==> run C: inputs <==
==> flow/design.v <==
module mdc (clk, rst_n, start, A, B, out, done);
input clk, rst_n, start;
input [7:0] A, B;
output reg [7:0] out;
output reg done;
reg [1:0] state;
reg [7:0] A_aux, B_aux;
localparam IDLE = 2'b00;
localparam SUBTRACT = 2'b01;
localparam FINISHED = 2'b10;
always @(posedge clk or negedge rst_n) begin
    if (!rst_n) begin
        state <= IDLE;
        out <= 0;
        done <= 0;
    end else begin
        done <= 0;
        case (state)
            IDLE: begin
                state <= IDLE;
                if (start) begin
                    state <= SUBTRACT;
                    A_aux <= A;
                    B_aux <= B;
                end
            end
            SUBTRACT: begin
                state <= SUBTRACT;
                if (A_aux > B_aux)
                    A_aux <= A_aux - B_aux;
                else if (B_aux > A_aux)
                    B_aux <= B_aux - A_aux;
                else
                    state <= FINISHED;
            end
            FINISHED: begin
                state <= IDLE;
                done <= 1;
                out <= A_aux;
            end
            default: state <= IDLE;
        endcase
    end
end
endmodule
==> flow/run.sh <==
#!/bin/bash
# the make line also repeats each setting of config.mk as NAME=value (left out here)
make -C /OpenROAD-flow-scripts/flow DESIGN_CONFIG=/design/flow/config.mk WORK_HOME=/design/flow/orfs CLKGATE_MAP_FILE= finish
==> flow/config.mk <==
export PLATFORM = sky130hd
export DESIGN_NAME = mdc
export DESIGN_NICKNAME = mdc
export VERILOG_FILES = /design/flow/design.v
export SDC_FILE = /design/flow/constraint.sdc
export NUM_CORES = 4
export LEC_CHECK = 0
export CAP_MARGIN = 20
export CORE_MARGIN = 2
export CORE_UTILIZATION = 58
export CTS_BUF_LIST = sky130_fd_sc_hd__clkbuf_16
export CTS_CLUSTER_DIAMETER = 364
export CTS_CLUSTER_SIZE = 34
export SETUP_SLACK_MARGIN = -0.12
export SLEW_MARGIN = 20
==> flow/constraint.sdc <==
create_clock -name core_clock -period 1.86 [get_ports {clk}]
set_input_delay 0.3720 -clock core_clock [delete_from_list [all_inputs] [get_ports {clk}]]
set_output_delay 0.3720 -clock core_clock [all_outputs]
set_load 0.01 [all_outputs]
==> run D: changes against run C <==
CAP_MARGIN = 40   (was 20)
CORE_UTILIZATION = 66   (was 58)
CTS_CLUSTER_DIAMETER = default   (was 364)
CTS_CLUSTER_SIZE = default   (was 34)
SETUP_SLACK_MARGIN = default   (was -0.12)
==> flow/constraint.sdc (replaced) <==
create_clock -name core_clock -period 2.17 [get_ports {clk}]
set_input_delay 0.4340 -clock core_clock [delete_from_list [all_inputs] [get_ports {clk}]]
set_output_delay 0.4340 -clock core_clock [all_outputs]
set_load 0.01 [all_outputs]
==> run E: changes against run C <==
CORE_ASPECT_RATIO = 0.5   (was default)
CORE_UTILIZATION = 69   (was 58)
CTS_CLUSTER_DIAMETER = default   (was 364)
CTS_CLUSTER_SIZE = default   (was 34)
SETUP_SLACK_MARGIN = default   (was -0.12)
TNS_END_PERCENT = 15   (was default)
==> flow/constraint.sdc (replaced) <==
create_clock -name core_clock -period 4.0 [get_ports {clk}]
set_input_delay 0.8000 -clock core_clock [delete_from_list [all_inputs] [get_ports {clk}]]
set_output_delay 0.8000 -clock core_clock [all_outputs]
set_load 0.01 [all_outputs]
==> run P: changes against run C <==
CORE_UTILIZATION = 68   (was 58)
CTS_CLUSTER_DIAMETER = default   (was 364)
CTS_CLUSTER_SIZE = 21   (was 34)
SETUP_SLACK_MARGIN = default   (was -0.12)
==> flow/constraint.sdc (replaced) <==
create_clock -name core_clock -period 2.15 [get_ports {clk}]
set_input_delay 0.4300 -clock core_clock [delete_from_list [all_inputs] [get_ports {clk}]]
set_output_delay 0.4300 -clock core_clock [all_outputs]
set_load 0.01 [all_outputs]
==> run summary <==
Die Size: 3450 µm²
Stop Error: [ERROR DPL-0033] detailed placement checks failed during check placement.
horizontal die size: 58.8 µm
post-DP HPWL: 4440 µm
Post-Place Cell Area: 2490 µm²
last flow stage reached: 4_1_cts
status: aborted with a tool error
Initial Util: 70.6%
routability cong.: 0.916
Die Height: 58.8 µm
Source of the figures above: run D

==> run summary <==
post-DP HPWL: 4590 µm
routability cong.: 0.945
status: aborted with a tool error
Yosys Warn Count: 1
Initial Util: 71.8%
Synth Cell Area: 1980 µm²
last flow stage reached: 5_1_grt
Stop Error: [ERROR DPL-0038] Utilization greater than 100%, impossible to legalize
Post-Place Cell Area: 2470 µm²
Source of the figures above: run P

==> run summary <==
horizontal die size: 79.7 µm
Initial Util: 74.2%
post-DP HPWL: 3810 µm
Post-Place Cell Area: 2260 µm²
status: finished clean
Die Size: 3340 µm²
routability cong.: 0.898
Source of the figures above: run E

==> run summary <==
status: aborted with a tool error
Synth Area in Simple Gates: 14.6%
Stop Error: [ERROR DPL-0033] detailed placement checks failed during check placement.
routability cong.: 0.919
Yosys Warn Count: 1
Die Size: 3900 µm²
last flow stage reached: 5_1_grt
syn avg cell area: 9.66 µm²
horizontal die size: 62.4 µm
Die Height: 62.4 µm
Post-Place Cell Area: 2670 µm²
post-DP HPWL: 4280 µm
Source of the figures above: run C


========
==> inputs of garnet <==
RTL: the design.v shown in full above, as it stands there.
Settings: LEC_CHECK=0, ABC_AREA=1, CAP_MARGIN=20, CORE_MARGIN=2, CORE_UTILIZATION=72, CTS_BUF_LIST=sky130_fd_sc_hd__clkbuf_16, SLEW_MARGIN=20; clock period 2.27 ns.
run.sh (not shown) runs the stock make flow with config.mk's settings and CLKGATE_MAP_FILE=.
==> inputs of pepper, as changes to garnet <==
ABC_AREA = not set   (was 1)
CORE_UTILIZATION = 43   (was 72)
HOLD_SLACK_MARGIN = 0.23   (was not set)
==> flow/constraint.sdc (replaced) <==
create_clock -name core_clock -period 4.0 [get_ports {clk}]
set_input_delay 0.8000 -clock core_clock [delete_from_list [all_inputs] [get_ports {clk}]]
set_output_delay 0.8000 -clock core_clock [all_outputs]
set_load 0.01 [all_outputs]
==> inputs of delta, as changes to garnet <==
CORE_UTILIZATION = 69   (was 72)
==> flow/constraint.sdc (replaced) <==
create_clock -name core_clock -period 2.64 [get_ports {clk}]
set_input_delay 0.5280 -clock core_clock [delete_from_list [all_inputs] [get_ports {clk}]]
set_output_delay 0.5280 -clock core_clock [all_outputs]
set_load 0.01 [all_outputs]
==> notes.md <==
run results: status=aborted with a tool error, failing step=global routing (5_1_grt), Log Error=[ERROR GRT-0232] Routing congestion too high. Check the congestion heatmap in the GUI., Die Size=0.00305 sq mm, Synth top cells by count=nand2_1, inv_1, nand3_1, Vert. Die Dim=approximately 55 microns, Die X=roughly 55 microns, # Cells Yosys=between 200 and 250, met1 usage=0.700, syn avg cell area=around 7.7 sq um, post-synth top area share=0.254, synth top area cells=edfxtp_1, nand2_1, dfrtp_1, gr usage total=0.678, met2 GRT Util=0.830, placed cell area=approximately 0.0022 sq mm, Placeable Area=roughly 0.0025 sq mm, area fraction in compound gates=0.0689, cell count after placement=roughly 300
The numbers above come from garnet.

==> notes.md <==
yosys + openroad results -> synth top area cells=edfxtp_1, nand2_1, dfrtp_1, area fraction in compound gates=0.0689, # Cells Yosys=246, syn avg cell area=7.68 sq um, CP peak stage delay=~390 ps, status=no timing/DRC/antenna violations, RSZ-0062 raised after global routing=false, Synth top cells by count=nand2_1, inv_1, nand3_1, Vert. Die Dim=56.3 microns, combinational power=roughly 1.4 mW, met2 GRT Util=0.566, met1 usage=0.403, root buf cell=clkbuf_16, placed cell area=around 0.0022 sq mm, flip-flop and latch count=28
The numbers above come from delta.

==> notes.md <==
yosys + openroad results -> status=no timing/DRC/antenna violations, Placeable Area=roughly 0.0044 sq mm, Worst IR Drop VDD=approximately 0.24 mV, cell count after placement=276, placed cell area=approximately 0.0023 sq mm, GRT Max-Usage Layer=met2, vias in the first global route=roughly 1600, gr usage total=0.186, Int Power=between 1 and 1.5 mW, met1 usage=0.277, Vert. Die Dim=71.8 microns, syn avg cell area=roughly 9.7 sq um, Die X=about 72 microns, post-synth top area share=0.243, met2 GRT Util=0.291, synth top area cells=edfxtp_1, dfrtp_1, ha_1, # Cells Yosys=around 200, combinational power=between 0.9 and 1 mW, Die Size=approximately 0.0052 sq mm
The numbers above come from pepper.


========
==> job 5496 <==
RTL: the design.v shown in full above, as it stands there.
clock: 2.85 ns
lec_check: 0
cap_margin: 20
core_margin: 2
core_utilization: 31
cts_buf_list: sky130_fd_sc_hd__clkbuf_16
slew_margin: 20
==> inputs of job 7738, as changes to job 5496 <==
--- a/flow/config.mk
+++ b/flow/config.mk
@@ -7,6 +7,6 @@
 export LEC_CHECK = 0
 export CAP_MARGIN = 20
 export CORE_MARGIN = 2
-export CORE_UTILIZATION = 31
+export CORE_UTILIZATION = 40
 export CTS_BUF_LIST = sky130_fd_sc_hd__clkbuf_16
 export SLEW_MARGIN = 20
==> summary of the runs <==
- Of job 7738 and job 5496, job 5496 has the higher total power (gap 0.21%, measured against job 5496).
- Job 7738 finished clean. Job 5496 finished clean.
- Synthesized cell count is the same in job 5496 and job 7738.
- Between job 5496 and job 7738, the lower final cell count is in job 7738 (gap about 3%, measured against job 7738).
- Between job 7738 and job 5496, the lower global-route usage is in job 5496 (gap 4.3 points).
- Against job 7738, the first-iteration DRC count of job 5496 is lower by 36%.

========
==> inputs of branch raven <==
Starts from the design.v that is shown in full above.
clock: 2.16 ns
lec_check: 0
cap_margin: 20
core_margin: 2
core_utilization: 68
cts_buf_list: sky130_fd_sc_hd__clkbuf_16
cts_cluster_size: 23
slew_margin: 20
==> inputs of branch maple, as changes to branch raven <==
- ABC_AREA: default -> 1
- CTS_CLUSTER_DIAMETER: default -> 332
- CTS_CLUSTER_SIZE: 23 -> 95
- PLACE_DENSITY: default -> 0.36
- SETUP_SLACK_MARGIN: default -> 0.37
==> flow/constraint.sdc (replaced) <==
create_clock -name core_clock -period 2.46 [get_ports {clk}]
set_input_delay 0.4920 -clock core_clock [delete_from_list [all_inputs] [get_ports {clk}]]
set_output_delay 0.4920 -clock core_clock [all_outputs]
set_load 0.01 [all_outputs]
==> notes.md <==
Results of the flow run.

Per the synthesis report, the AND-OR/OR-AND share of the synthesized area is 0.0689. Before any placement, the netlist area is recorded as ~0.0019 mm2. The chip area stands at 0.00321 mm2. The synthesized netlist contains 20 unique library cells. The total of cells resized after clock tree synthesis stands at 11.

In the post-synthesis netlist, the cell with the most instances is sky130_fd_sc_hd__nand2_1. The flow ran to the end and the layout has no timing, DRC or antenna violations. The post-DP HPWL stands at 3.18 mm. The post-synthesis mux area share stands at 0. The sequential fraction of the synthesis area stands at 0.414. The adder-cell share of the synthesized area stands at 0.127.

Looking at the post-CTS report, the setup buffer insertion count equals 3. The final weighted congestion of routability-driven global placement stands at 0.866. Per the synthesis report, the XOR/XNOR share of the synthesized area is 0.0186. The average instance in the mapped netlist occupies 7.68 um2. Ranked by total cell area, the synthesized netlist is headed by sky130_fd_sc_hd__edfxtp_1 (25%), sky130_fd_sc_hd__nand2_1 (16%), sky130_fd_sc_hd__dfrtp_1 (15%), sky130_fd_sc_hd__ha_1 (11%), sky130_fd_sc_hd__inv_1 (8.7%). For reference, the top cells by count after synthesis are sky130_fd_sc_hd__nand2_1 (81), sky130_fd_sc_hd__inv_1 (44), sky130_fd_sc_hd__nand3_1 (19).
the above is filed under branch maple

==> notes.md <==
Physical design

Per the run summary, the flow got no further than global routing (5_1_grt). Ranked by total cell area, the synthesized netlist is headed by sky130_fd_sc_hd__edfxtp_1 (24%), sky130_fd_sc_hd__dfrtp_1 (14%), sky130_fd_sc_hd__ha_1 (10%), sky130_fd_sc_hd__mux2_2 (5.7%), sky130_fd_sc_hd__inv_1 (4.2%). The post-synthesis mux area share stands at 0.0569. Per the synthesis report, the XOR/XNOR share of the synthesized area is 0.00885.

The sequential fraction of the synthesis area stands at 0.395. The commonest cells after synthesis are sky130_fd_sc_hd__inv_1 (22), sky130_fd_sc_hd__edfxtp_1 (16), sky130_fd_sc_hd__ha_1 (16), sky130_fd_sc_hd__nor2_1 (15), sky130_fd_sc_hd__nand2b_1 (13). The first error in the log reads "[ERROR DPL-0038] Utilization greater than 100%, impossible to legalize". The final weighted congestion of routability-driven global placement stands at 0.924. Once the clock tree was built, the resizer swapped 14 gates to a different size. The adder-cell share of the synthesized area stands at 0.121. By instance count, the leading cell after synthesis is sky130_fd_sc_hd__inv_1.

The run stopped with a tool error. The number of different library cells in the post-synthesis netlist stands at 38.
the above is filed under branch raven


========
==> 03-21: inputs <==
Starts from the design.v that is shown in full above.
export LEC_CHECK = 0
export CAP_MARGIN = 35
export CORE_MARGIN = 2
export CORE_UTILIZATION = 72
export CTS_BUF_LIST = sky130_fd_sc_hd__clkbuf_16
export CTS_CLUSTER_DIAMETER = 396
export CTS_CLUSTER_SIZE = 98
export SETUP_SLACK_MARGIN = 1.18
export SLEW_MARGIN = 20
create_clock -name core_clock -period 4.03 [get_ports {clk}]
==> 08-02: changes against 03-21 <==
- CAP_MARGIN: 35 -> 20
- CORE_UTILIZATION: 72 -> 63
- CTS_CLUSTER_DIAMETER: 396 -> not set
- CTS_CLUSTER_SIZE: 98 -> not set
- SETUP_SLACK_MARGIN: 1.18 -> not set
==> flow/constraint.sdc (replaced) <==
create_clock -name core_clock -period 2.27 [get_ports {clk}]
set_input_delay 0.4540 -clock core_clock [delete_from_list [all_inputs] [get_ports {clk}]]
set_output_delay 0.4540 -clock core_clock [all_outputs]
set_load 0.01 [all_outputs]
==> 04-14: changes against 03-21 <==
- CAP_MARGIN: 35 -> 20
- CORE_UTILIZATION: 72 -> 67
- CTS_CLUSTER_DIAMETER: 396 -> not set
- CTS_CLUSTER_SIZE: 98 -> not set
- HOLD_SLACK_MARGIN: not set -> 0.3
- SETUP_SLACK_MARGIN: 1.18 -> not set
==> flow/constraint.sdc (replaced) <==
create_clock -name core_clock -period 2.15 [get_ports {clk}]
set_input_delay 0.4300 -clock core_clock [delete_from_list [all_inputs] [get_ports {clk}]]
set_output_delay 0.4300 -clock core_clock [all_outputs]
set_load 0.01 [all_outputs]
==> 08-12: changes against 03-21 <==
- CAP_MARGIN: 35 -> 40
- CTS_CLUSTER_DIAMETER: 396 -> not set
- CTS_CLUSTER_SIZE: 98 -> 89
- GPL_TIMING_DRIVEN: not set -> 1
- SETUP_SLACK_MARGIN: 1.18 -> 1.05
==> flow/constraint.sdc (replaced) <==
create_clock -name core_clock -period 3.94 [get_ports {clk}]
set_input_delay 0.7880 -clock core_clock [delete_from_list [all_inputs] [get_ports {clk}]]
set_output_delay 0.7880 -clock core_clock [all_outputs]
set_load 0.01 [all_outputs]
==> results.yml <==
# physical design summary
outcome:
  status: "no timing/DRC/antenna violations"
cells_and_area:
  nets: 286
  areaGrowthSynthToFinish_pct: 33.1
  clock_buffers: 3
  num-multi-input-gates: 144
  seq_cells: 28
floorplan:
  dieArea_um2: 3610
pwr:
  pg_clk_uw: 400
  p_per_area_nw_per_um2: 1360
  power_switching_uw: 1480
timing:
  holdWs_ps: 507
worst_hold_path:
  hold_end: "out[2]"
worst_setup_path:
  cp_cell_sequence: "ha_1, nor2_2, a211oi_4, o31a_1, o31ai_4, buf_12"
# the run above: 08-02

==> results.yml <==
# physical design summary
outcome:
  status: "did not finish"
  lastStage: "5_1_grt"
  error_line: "[ERROR GRT-0232] Routing congestion too high. Check the congestion heatmap in the GUI."
floorplan:
  core_area_um2: 2780
  dieArea_um2: 3410
  die_y_um: 58.4
  num_io_pins: 28
synthesis:
  synth_cells: 205
  ff_type: "edfxtp_1"
  synthTopCellsByArea: "edfxtp_1, dfrtp_1, ha_1"
  async_reset_ff_share_pct: 42.9
  synthXorXnorAreaFrac_pct: 0.885
  edf_count: 16
  ys_area_um2: 1980
global_route:
  overflow: 88
  grt_usage_pct: 81.0
  grt_util_met2_pct: 100
# the run above: 04-14

==> results.yml <==
# physical design summary
outcome:
  status: "no timing/DRC/antenna violations"
cells_and_area:
  areaGrowthSynthToFinish_pct: 18.3
  nets: 267
  clock_buffers: 3
pwr:
  p_per_area_nw_per_um2: 759
worst_setup_path:
  cp_cell_sequence: "inv_1, ha_1, fa_1, nand2b_1, a211oi_1, o31ai_1, a21oi_2"
floorplan:
  dieArea_um2: 3180
worst_hold_path:
  hold_end: "out[2]"
timing:
  holdWs_ps: 511
# the run above: 03-21

==> results.yml <==
# physical design summary
outcome:
  status: "no timing/DRC/antenna violations"
worst_setup_path:
  cp_cell_sequence: "inv_1, ha_1, nand4_1, or2_2, o31a_1, o31ai_1, buf_4"
  path_depth: 7
global_route:
  grt_util_met2_pct: 59.0
  grt_first_pass_wirelength_um: 9050
  use_met3_pct: 6.68
timing:
  holdWs_ps: 531
  setup-tns-final_ps: 0
floorplan:
  dieArea_um2: 3180
cells_and_area:
  num-multi-input-gates: 144
  seq_cells: 28
  areaGrowthSynthToFinish_pct: 19.6
  nets: 267
  clock_buffers: 3
synthesis:
  simple_gate_share_pct: 14.6
pwr:
  pg_clk_uw: 313
  p_per_area_nw_per_um2: 814
  power_switching_uw: 810
placement:
  dpl_cell_area_um2: 2260
# the run above: 08-12

No activity file was given, so power comes from the tool's default toggle rates.
